==> job 5863: inputs <==
// rgb2dvi
module rgb2dvi (
    input  wire        PixelClk,
    input  wire [23:0] vid_pData,
    input  wire        vid_pVDE,
    input  wire        vid_pHSync,
    input  wire        vid_pVSync,
    output wire [9:0]  pDataOutRaw0,    
    output wire [9:0]  pDataOutRaw1,    
    output wire [9:0]  pDataOutRaw2     
);
TMDS_Encoder DataEncoder0 (
    .PixelClk(PixelClk), .pDataOutRaw(pDataOutRaw0),
    .pDataOut(vid_pData[15:8]), .pC0(vid_pHSync), .pC1(vid_pVSync), .pVde(vid_pVDE));
TMDS_Encoder DataEncoder1 (
    .PixelClk(PixelClk), .pDataOutRaw(pDataOutRaw1),
    .pDataOut(vid_pData[7:0]), .pC0(1'b0), .pC1(1'b0), .pVde(vid_pVDE));
TMDS_Encoder DataEncoder2 (
    .PixelClk(PixelClk), .pDataOutRaw(pDataOutRaw2),
    .pDataOut(vid_pData[23:16]), .pC0(1'b0), .pC1(1'b0), .pVde(vid_pVDE));
endmodule
clock: 2.93 ns
lec_check: 0
cap_margin: 20
core_margin: 2
core_utilization: 72
cts_cluster_diameter: 268
setup_slack_margin: -0.21
slew_margin: 20
run.sh (not shown) runs the stock make flow with config.mk's settings and CLKGATE_MAP_FILE=.
==> job 3575 (differences from job 5863) <==
- ABC_AREA: unset -> 1
- CORE_UTILIZATION: 72 -> 68
- CTS_CLUSTER_DIAMETER: 268 -> unset
- SETUP_SLACK_MARGIN: -0.21 -> unset
==> flow/constraint.sdc (replaced) <==
create_clock -name core_clock -period 1.58 [get_ports {PixelClk}]
set_input_delay 0.3160 -clock core_clock [delete_from_list [all_inputs] [get_ports {PixelClk}]]
set_output_delay 0.3160 -clock core_clock [all_outputs]
set_load 0.01 [all_outputs]
==> results.sh <==
# flow metrics
export IMPL_fp_dieW_um=111
export IMPL_tool_error="[ERROR DPL-0038] Utilization greater than 100%, impossible to legalize"
export IMPL_mux_area_frac=0
export IMPL_lastStage="clock tree synthesis"
export IMPL_status="did not finish"
export IMPL_pre_cts_ws_ns=-2.20
export IMPL_place_congestion=0.981
export IMPL_area_leaders="dfxtp_1 (35%), ha_1 (14%), fa_1 (9.3%)"
-- figures above: job 3575

==> results.sh <==
# flow metrics
export IMPL_mux_area_frac=0.00988
export IMPL_lastStage="global routing"
export IMPL_pre_cts_ws_ns=-0.679
export IMPL_tool_error="[ERROR GRT-0232] Routing congestion too high. Check the congestion heatmap in the GUI."
export IMPL_area_leaders="dfxtp_1 (37%), ha_1 (15%), fa_1 (9.8%)"
export IMPL_fp_dieW_um=105
export IMPL_status="did not finish"
-- figures above: job 5863


========
==> build 33 <==
==> flow/design.v <==
module TMDS_Encoder (
    input  wire       PixelClk,
    output reg  [9:0] pDataOutRaw,    
    input  wire [7:0] pDataOut,       
    input  wire       pC0,
    input  wire       pC1,
    input  wire       pVde
);
localparam [9:0] kCtlTkn0 = 10'b1101010100;
localparam [9:0] kCtlTkn1 = 10'b0010101011;
localparam [9:0] kCtlTkn2 = 10'b0101010100;
localparam [9:0] kCtlTkn3 = 10'b1010101011;
function [3:0] sum_bits8;
    input [7:0] u;
    integer i;
    begin
        sum_bits8 = 4'd0;
        for (i = 0; i < 8; i = i + 1)
            sum_bits8 = sum_bits8 + {3'b000, u[i]};
    end
endfunction
reg  [7:0] pDataOut_1;
reg  [3:0] n1d_1;
reg        pC0_1, pC1_1, pVde_1;
reg  [8:0] q_m_2;
reg  [3:0] n1q_m_2, n0q_m_2;
reg        pC0_2, pC1_2, pVde_2;
reg  signed [4:0] cnt_t_3;
wire [8:0] q_m_xor_1, q_m_xnor_1, q_m_1;
wire [3:0] n1q_m_1;
always @(posedge PixelClk) begin
    pVde_1     <= pVde;
    n1d_1      <= sum_bits8(pDataOut);
    pDataOut_1 <= pDataOut;
    pC0_1      <= pC0;
    pC1_1      <= pC1;
end
assign q_m_xor_1[0]  = pDataOut_1[0];
assign q_m_xnor_1[0] = pDataOut_1[0];
genvar gi;
generate
    for (gi = 1; gi < 8; gi = gi + 1) begin : encode
        assign q_m_xor_1[gi]  = q_m_xor_1[gi-1] ^ pDataOut_1[gi];
        assign q_m_xnor_1[gi] = ~(q_m_xnor_1[gi-1] ^ pDataOut_1[gi]);
    end
endgenerate
assign q_m_xor_1[8]  = 1'b1;
assign q_m_xnor_1[8] = 1'b0;
assign q_m_1 = (n1d_1 > 4'd4 || (n1d_1 == 4'd4 && pDataOut_1[0] == 1'b0)) ?
               q_m_xnor_1 : q_m_xor_1;
assign n1q_m_1 = sum_bits8(q_m_1[7:0]);
always @(posedge PixelClk) begin
    n1q_m_2 <= n1q_m_1;
    n0q_m_2 <= 4'd8 - n1q_m_1;
    q_m_2   <= q_m_1;
    pC0_2   <= pC0_1;
    pC1_2   <= pC1_1;
    pVde_2  <= pVde_1;
end
wire cond_balanced_2     = (cnt_t_3 == 5'sd0) || (n1q_m_2 == 4'd4);
wire cond_not_balanced_2 = (cnt_t_3 > 5'sd0 && n1q_m_2 > 4'd4) ||
                           (cnt_t_3 < 5'sd0 && n1q_m_2 < 4'd4);
wire [9:0] control_token_2 = (!pC1_2 && !pC0_2) ? kCtlTkn0 :
                             (!pC1_2 &&  pC0_2) ? kCtlTkn1 :
                             ( pC1_2 && !pC0_2) ? kCtlTkn2 :
                                                  kCtlTkn3;
wire [9:0] q_out_2 =
    !pVde_2                            ? control_token_2 :
    (cond_balanced_2 && !q_m_2[8])     ? {~q_m_2[8], q_m_2[8], ~q_m_2[7:0]} :
    (cond_balanced_2 &&  q_m_2[8])     ? {~q_m_2[8], q_m_2[8],  q_m_2[7:0]} :
    cond_not_balanced_2                ? {1'b1,      q_m_2[8], ~q_m_2[7:0]} :
                                         {1'b0,      q_m_2[8],  q_m_2[7:0]};
wire signed [4:0] dc_bias_2 = $signed({1'b0, n0q_m_2}) - $signed({1'b0, n1q_m_2});
wire signed [4:0] cnt_t_2 =
    !pVde_2                        ? 5'sd0 :
    (cond_balanced_2 && !q_m_2[8]) ? cnt_t_3 + dc_bias_2 :
    (cond_balanced_2 &&  q_m_2[8]) ? cnt_t_3 - dc_bias_2 :
    cond_not_balanced_2            ? cnt_t_3 + $signed({3'b000,  q_m_2[8], 1'b0}) + dc_bias_2 :
                                     cnt_t_3 - $signed({3'b000, ~q_m_2[8], 1'b0}) - dc_bias_2;
always @(posedge PixelClk) begin
    cnt_t_3     <= cnt_t_2;
    pDataOutRaw <= q_out_2;    
end
endmodule
module rgb2dvi (
    input  wire        PixelClk,
    input  wire [23:0] vid_pData,
    input  wire        vid_pVDE,
    input  wire        vid_pHSync,
    input  wire        vid_pVSync,
    output wire [9:0]  pDataOutRaw0,    
    output wire [9:0]  pDataOutRaw1,    
    output wire [9:0]  pDataOutRaw2     
);
TMDS_Encoder DataEncoder0 (
    .PixelClk(PixelClk), .pDataOutRaw(pDataOutRaw0),
    .pDataOut(vid_pData[15:8]), .pC0(vid_pHSync), .pC1(vid_pVSync), .pVde(vid_pVDE));
TMDS_Encoder DataEncoder1 (
    .PixelClk(PixelClk), .pDataOutRaw(pDataOutRaw1),
    .pDataOut(vid_pData[7:0]), .pC0(1'b0), .pC1(1'b0), .pVde(vid_pVDE));
TMDS_Encoder DataEncoder2 (
    .PixelClk(PixelClk), .pDataOutRaw(pDataOutRaw2),
    .pDataOut(vid_pData[23:16]), .pC0(1'b0), .pC1(1'b0), .pVde(vid_pVDE));
endmodule
==> flow/run.sh <==
#!/bin/bash
# the make line also repeats each setting of config.mk as NAME=value (left out here)
make -C /OpenROAD-flow-scripts/flow DESIGN_CONFIG=/design/flow/config.mk WORK_HOME=/design/flow/orfs CLKGATE_MAP_FILE= finish
==> flow/config.mk <==
export PLATFORM = sky130hd
export DESIGN_NAME = rgb2dvi
export DESIGN_NICKNAME = rgb2dvi
export VERILOG_FILES = /design/flow/design.v
export SDC_FILE = /design/flow/constraint.sdc
export NUM_CORES = 4
export LEC_CHECK = 0
export ABC_AREA = 1
export CAP_MARGIN = 20
export CORE_MARGIN = 2
export CORE_UTILIZATION = 68
export CTS_CLUSTER_DIAMETER = 336
export CTS_CLUSTER_SIZE = 33
export SLEW_MARGIN = 20
==> flow/constraint.sdc <==
create_clock -name core_clock -period 3.75 [get_ports {PixelClk}]
set_input_delay 0.7500 -clock core_clock [delete_from_list [all_inputs] [get_ports {PixelClk}]]
set_output_delay 0.7500 -clock core_clock [all_outputs]
set_load 0.01 [all_outputs]
==> trial 20 (differences from build 33) <==
==> flow/config.mk (replaced) <==
export PLATFORM = sky130hd
export DESIGN_NAME = rgb2dvi
export DESIGN_NICKNAME = rgb2dvi
export VERILOG_FILES = /design/flow/design.v
export SDC_FILE = /design/flow/constraint.sdc
export NUM_CORES = 4
export LEC_CHECK = 0
export CAP_MARGIN = 40
export CORE_MARGIN = 2
export CORE_UTILIZATION = 72
export SETUP_SLACK_MARGIN = 0.81
export SLEW_MARGIN = 20
==> flow/constraint.sdc (replaced) <==
create_clock -name core_clock -period 3.18 [get_ports {PixelClk}]
set_input_delay 0.6360 -clock core_clock [delete_from_list [all_inputs] [get_ports {PixelClk}]]
set_output_delay 0.6360 -clock core_clock [all_outputs]
set_load 0.01 [all_outputs]
==> trial 24 (differences from build 33) <==
==> flow/config.mk (replaced) <==
export PLATFORM = sky130hd
export DESIGN_NAME = rgb2dvi
export DESIGN_NICKNAME = rgb2dvi
export VERILOG_FILES = /design/flow/design.v
export SDC_FILE = /design/flow/constraint.sdc
export NUM_CORES = 4
export LEC_CHECK = 0
export CAP_MARGIN = 20
export CORE_MARGIN = 2
export CORE_UTILIZATION = 65
export CTS_CLUSTER_DIAMETER = 145
export SLEW_MARGIN = 20
==> flow/constraint.sdc (replaced) <==
create_clock -name core_clock -period 3.18 [get_ports {PixelClk}]
set_input_delay 0.6360 -clock core_clock [delete_from_list [all_inputs] [get_ports {PixelClk}]]
set_output_delay 0.6360 -clock core_clock [all_outputs]
set_load 0.01 [all_outputs]
==> results <==
- Against trial 24, the count of clock-buffer cells in the layout of build 33 is higher by 2.
- Wire length: trial 24 is lower than build 33 (about 14%).
- Trial 24 finished but fails on negative setup slack. Trial 20 never finished: it broke off in 4_1_cts. Build 33 ran to the end with violations: negative setup slack.
- Hold slack: trial 24 is lower than build 33 (4.3 ps).
